// cfs_aligner
  module cfs_aligner#(
    parameter ALGN_DATA_WIDTH = 32,
    parameter FIFO_DEPTH      = 8,
    localparam int unsigned APB_ADDR_WIDTH    = 16,
    localparam int unsigned APB_DATA_WIDTH    = 32,
    localparam int unsigned ALGN_OFFSET_WIDTH = ALGN_DATA_WIDTH <= 8 ? 1 : $clog2(ALGN_DATA_WIDTH/8),
    localparam int unsigned ALGN_SIZE_WIDTH   = $clog2(ALGN_DATA_WIDTH/8)+1
  ) (
    input wire clk,
    input wire reset_n,
    input wire[APB_ADDR_WIDTH-1:0]    paddr,
    input wire                        pwrite,
    input wire                        psel,
    input wire                        penable,
    input wire[APB_DATA_WIDTH-1:0]    pwdata,
    output wire                       pready,
    output reg[APB_DATA_WIDTH-1:0]    prdata,
    output reg                        pslverr,
    input                             md_rx_valid,
    input[ALGN_DATA_WIDTH-1:0]        md_rx_data,
    input[ALGN_OFFSET_WIDTH-1:0]      md_rx_offset,
    input[ALGN_SIZE_WIDTH-1:0]        md_rx_size,
    output reg                        md_rx_ready,
    output reg                        md_rx_err,
    output reg                        md_tx_valid,
    output reg[ALGN_DATA_WIDTH-1:0]   md_tx_data,
    output reg[ALGN_OFFSET_WIDTH-1:0] md_tx_offset,
    output reg[ALGN_SIZE_WIDTH-1:0]   md_tx_size,
    input                             md_tx_ready,
    input                             md_tx_err,
    output reg                        irq
  );
Settings: LEC_CHECK=0, ABC_AREA=0, CAP_MARGIN=10, CELL_PAD_IN_SITES_DETAIL_PLACEMENT=0, CORE_MARGIN=2, CORE_UTILIZATION=72, CTS_CLUSTER_DIAMETER=29, CTS_CLUSTER_SIZE=41, GPL_ROUTABILITY_DRIVEN=1, GPL_TIMING_DRIVEN=1, PLACE_DENSITY=0.66, SETUP_SLACK_MARGIN=0.71, SLEW_MARGIN=35; clock period 4.84 ns.
run.sh (not shown) runs the stock make flow with config.mk's settings and CLKGATE_MAP_FILE=.
The starting point stopped in global routing with GRT-0232.
Next try:
Settings changed: ABC_AREA 0 to unset, CAP_MARGIN 10 to 20, CELL_PAD_IN_SITES_DETAIL_PLACEMENT 0 to unset, CORE_UTILIZATION 72 to 11, CTS_CLUSTER_DIAMETER 29 to unset, CTS_CLUSTER_SIZE 41 to unset, GPL_ROUTABILITY_DRIVEN 1 to unset, GPL_TIMING_DRIVEN 1 to unset, PLACE_DENSITY 0.66 to unset, SETUP_SLACK_MARGIN 0.71 to unset, SLEW_MARGIN 35 to 20.
Clock period 4.84 ns to 11.8 ns, I/O delays scaled along.
=> The changed run finished with timing, DRC and antenna clean. Die area came out higher to 6.4 times its value. Synthesized cell count does not change. Area after synthesis is unchanged.

== Q ==
Starting RTL as in the previous note.
Settings: LEC_CHECK=0, ABC_AREA=1, CAP_MARGIN=20, CORE_MARGIN=8, CORE_UTILIZATION=49, CTS_CLUSTER_SIZE=76, GPL_TIMING_DRIVEN=0, MAX_ROUTING_LAYER=met5, MIN_ROUTING_LAYER=met2, PLACE_DENSITY_LB_ADDON=0.2, SETUP_SLACK_MARGIN=1.32, SLEW_MARGIN=20; clock period 7.26 ns.
Q | stages: all done | timing, DRC, antenna: all pass
> inputs changed (Q -> S)
- ABC_AREA: 1 -> unset
- PLACE_DENSITY_LB_ADDON: 0.2 -> unset
- CORE_UTILIZATION: 49 -> 40
- GPL_TIMING_DRIVEN: 0 -> unset
- MIN_ROUTING_LAYER: met2 -> unset
- MAX_ROUTING_LAYER: met5 -> unset
- CORE_MARGIN: 8 -> 2
- CTS_CLUSTER_SIZE: 76 -> unset
- SETUP_SLACK_MARGIN: 1.32 -> unset
- the clock period (ns, I/O delays scaled along): 7.26 -> 10.0
Results
- Status: area used by sequential logic in the layout parity (Q, S)
- S went all the way through synthesis, placement and routing and the layout is clean on timing, DRC and antenna.
- For the post-route clock period utilization, S came in 5.0 points higher than Q did.
- Lower area overhead of the layout relative to synthesis was reported by S, not Q.
- Relative to Q, routability congestion estimate decreased by about 12% in S.
- Run comparison: Q worst setup path endpoint core.ctrl.push_data[21]; S worst setup path endpoint md_rx_ready
- S: non-clock buffer count lower than Q
- S reports its cell type of the slowest stage on the worst timing path as sky130_fd_sc_hd__clkdlybuf4s50_1 while Q reports sky130_fd_sc_hd__a21oi_1.
- Compared with Q, S shows a layout buffering overhead excluding clock cells that is 2.6 points lower.
- Taking Q as the reference, in S number of inserted diodes decreased by 1 relative to the old numbers, non-filler instance count after layout went down about 15%.

## job 406
cfs_aligner again, from the RTL that the note above started with.
## cfs_aligner
  module cfs_aligner#(
    parameter ALGN_DATA_WIDTH = 32,
    parameter FIFO_DEPTH      = 8,
    localparam int unsigned APB_ADDR_WIDTH    = 16,
    localparam int unsigned APB_DATA_WIDTH    = 32,
    localparam int unsigned ALGN_OFFSET_WIDTH = ALGN_DATA_WIDTH <= 8 ? 1 : $clog2(ALGN_DATA_WIDTH/8),
    localparam int unsigned ALGN_SIZE_WIDTH   = $clog2(ALGN_DATA_WIDTH/8)+1
  ) (
    input wire clk,
    input wire reset_n,
    input wire[APB_ADDR_WIDTH-1:0]    paddr,
    input wire                        pwrite,
    input wire                        psel,
    input wire                        penable,
    input wire[APB_DATA_WIDTH-1:0]    pwdata,
    output wire                       pready,
    output reg[APB_DATA_WIDTH-1:0]    prdata,
    output reg                        pslverr,
    input                             md_rx_valid,
    input[ALGN_DATA_WIDTH-1:0]        md_rx_data,
    input[ALGN_OFFSET_WIDTH-1:0]      md_rx_offset,
    input[ALGN_SIZE_WIDTH-1:0]        md_rx_size,
    output reg                        md_rx_ready,
    output reg                        md_rx_err,
    output reg                        md_tx_valid,
    output reg[ALGN_DATA_WIDTH-1:0]   md_tx_data,
    output reg[ALGN_OFFSET_WIDTH-1:0] md_tx_offset,
    output reg[ALGN_SIZE_WIDTH-1:0]   md_tx_size,
    input                             md_tx_ready,
    input                             md_tx_err,
    output reg                        irq
  );
Settings: LEC_CHECK=0, ABC_AREA=1, CAP_MARGIN=0, CELL_PAD_IN_SITES_DETAIL_PLACEMENT=2, CORE_MARGIN=6, CORE_UTILIZATION=62, CTS_CLUSTER_DIAMETER=337, CTS_CLUSTER_SIZE=41, GPL_ROUTABILITY_DRIVEN=1, GPL_TIMING_DRIVEN=1, PLACE_DENSITY_LB_ADDON=0.23, SETUP_SLACK_MARGIN=-0.28, SLEW_MARGIN=35; clock period 8.83 ns.
Job 406 is listed as incomplete: the tool reported an error in detailed placement and the run ended there.
Inputs modified between job 406 and job 4794:
# job 406
export LEC_CHECK = 0
export ABC_AREA = 1
export CAP_MARGIN = 0
export CELL_PAD_IN_SITES_DETAIL_PLACEMENT = 2
export CORE_MARGIN = 6
export CORE_UTILIZATION = 62
export CTS_CLUSTER_DIAMETER = 337
export CTS_CLUSTER_SIZE = 41
export GPL_ROUTABILITY_DRIVEN = 1
export GPL_TIMING_DRIVEN = 1
export PLACE_DENSITY_LB_ADDON = 0.23
export SETUP_SLACK_MARGIN = -0.28
export SLEW_MARGIN = 35
create_clock -name core_clock -period 8.83 [get_ports {clk}]
# job 4794
export LEC_CHECK = 0
export ABC_AREA = 1
export CAP_MARGIN = 20
export CORE_MARGIN = 2
export CORE_UTILIZATION = 66
export SLEW_MARGIN = 5
create_clock -name core_clock -period 5.68 [get_ports {clk}]
## What came out
Every stage of the flow completed for job 4794, and the final layout passed the timing, design-rule and antenna checks.
Comparing job 4794 with job 406, the XOR/XNOR share of the synthesized area came out essentially unchanged.
Synthesized chip area reported by yosys came out exactly the same in job 4794 and job 406.
Between job 4794 and job 406, it is job 4794 whose global placer's final weighted congestion is higher, by about 2%.
Going from job 406 to job 4794, the die area was shrunk.
### job 4794 -> job 7675
# job 4794
export LEC_CHECK = 0
export ABC_AREA = 1
export CAP_MARGIN = 20
export CORE_MARGIN = 2
export CORE_UTILIZATION = 66
export SLEW_MARGIN = 5
create_clock -name core_clock -period 5.68 [get_ports {clk}]
# job 7675
export LEC_CHECK = 0
export ABC_AREA = 1
export CAP_MARGIN = 20
export CORE_MARGIN = 2
export CORE_UTILIZATION = 72
export SLEW_MARGIN = 40
create_clock -name core_clock -period 5.68 [get_ports {clk}]
From job 4794 to job 7675 the numbers moved as follows: minimum setup slack in the final design has decreased; total die size shows a reduction of about 8%; detailed-route wire length saw an increase; synthesized cell count closely matched the old numbers.
Number of tapcells, job 7675 and job 4794: higher on job 4794
Setup changes, job 7675 to job 6311
# job 7675
export LEC_CHECK = 0
export ABC_AREA = 1
export CAP_MARGIN = 20
export CORE_MARGIN = 2
export CORE_UTILIZATION = 72
export SLEW_MARGIN = 40
create_clock -name core_clock -period 5.68 [get_ports {clk}]
# job 6311
export LEC_CHECK = 0
export CAP_MARGIN = 20
export CORE_MARGIN = 2
export CORE_UTILIZATION = 72
export CTS_CLUSTER_SIZE = 49
export SETUP_SLACK_MARGIN = 1.14
export SLEW_MARGIN = 20
create_clock -name core_clock -period 4.98 [get_ports {clk}]
==> comparison <==
- In job 6311 the implementation completed, yet the final layout does not meet the checks, the culprit being negative setup slack.
- Diff job 7675 -> job 6311 | number of CTS-inserted buffers | increase of 2.8%
- Comparing job 7675 and job 6311, the higher maximum fanout count along the critical path was measured on job 6311.

== red ==
Starting RTL as in the previous note.
clock: 4.84 ns
lec_check: 0
abc_area: 0
cap_margin: 10
cell_pad_in_sites_detail_placement: 0
core_margin: 2
core_utilization: 72
cts_cluster_size: 41
gpl_routability_driven: 1
gpl_timing_driven: 1
place_density: 0.66
setup_slack_margin: 0.71
slew_margin: 35
The flow for red finished, though final verification flagged setup timing.
Relative to red, the following input files were edited for blue:
- GPL_ROUTABILITY_DRIVEN no longer set, was 1
- SETUP_SLACK_MARGIN no longer set, was 0.71
- CELL_PAD_IN_SITES_DETAIL_PLACEMENT no longer set, was 0
- CTS_CLUSTER_SIZE no longer set, was 41
- ABC_AREA now 1, was 0
- CAP_MARGIN now 20, was 10
- GPL_TIMING_DRIVEN no longer set, was 1
- SLEW_MARGIN now 5, was 35
- the clock period (ns, I/O delays scaled along) now 6.25, was 4.84
Notes after the runs:
Sum of negative setup slack | blue above red
For the data required time of the worst path, blue came in 1.13 ns higher than red did.
Of blue and red, the lower multi-input combinational gate total belongs to red.
met4 as the top routing layer in use was reported by blue, and met5 by red.
No crash in blue: every stage finished, but the layout fails its final checks due to setup timing.
On design area, the lower figure sits with blue, not red.
Multiplexer share of the synthesized area, blue and red: larger value in red
Looking at worst slew slack as a fraction of its limit across both flows, blue is the weaker of the two, with red ahead.
Compared with red, in blue area after synthesis climbed 390 um^2, number of unique standard cell types used by synthesis dropped about 33%.
> inputs changed (blue -> green)
- putting MAX_ROUTING_LAYER at met4 where nothing was set
- swapping 0.66 for 0.64 in PLACE_DENSITY
- swapping 6.25 for 5.68 in the clock period (ns, I/O delays scaled along)
--- outcome ---
- Looking at the reports, green completed the entire flow and the layout it produced met the timing, design-rule and antenna checks.
- green ends up with higher routed length on met3 than blue does.
- Status: met2 layer wire length in the routed design parity (blue, green)
- From blue to green the numbers moved as follows: via count of the first global-routing pass +about 2.5%; area of all placed cells without fillers moved up; final non-filler cell total now larger.
- Per the comparison of green with blue, final weighted congestion of routability-driven global placement higher; count of clock-buffer cells in the layout -2.
- Higher actual transition at the worst max-transition pin goes to green over blue.
diff inputs: green => orange
- a deleted MAX_ROUTING_LAYER that had been met4
- a change of CORE_UTILIZATION from 72 to 40
- a change of SLEW_MARGIN from 5 to 20
- a deleted PLACE_DENSITY that had been 0.64
- a deleted ABC_AREA that had been 1
- a change of the clock period (ns, I/O delays scaled along) from 5.68 to 8.62
Findings:
- Delta (orange minus green): non-clock buffer count saw a decrease, die size saw an increase, final instance area saw little to no change, chip area from the yosys synthesis statistics saw a decrease.
- Core area, green and orange: higher on orange
- Looking at first-pass GRT wire length, orange sits 16 mm lower than green does.
- Number of antenna violations at the first check in global routing: higher on green
diff inputs: orange => purple
- TNS_END_PERCENT newly set to 40
- CORE_ASPECT_RATIO newly set to 0.63
- SETUP_SLACK_MARGIN newly set to 2.5
- GPL_ROUTABILITY_DRIVEN newly set to 0
- the clock period (ns, I/O delays scaled along) changed from 8.62 to 10.0
Against orange, purple reports a ratio of routed vias to standard cells that is higher.
[purple] clock skew fell 0.024 ns relative to orange
Sequential share of layout area of orange is on par with purple.
purple: post-CTS resize count higher than orange
Global-route usage, purple and orange: higher on orange
When purple is measured against orange, its routed via count turns out about 2.4% higher.
Diff orange -> purple: number of cell instances on the worst register-to-register path fell by about 4.3%; routed wire length moved down.
Relative to orange, purple improves register-to-register path setup slack.
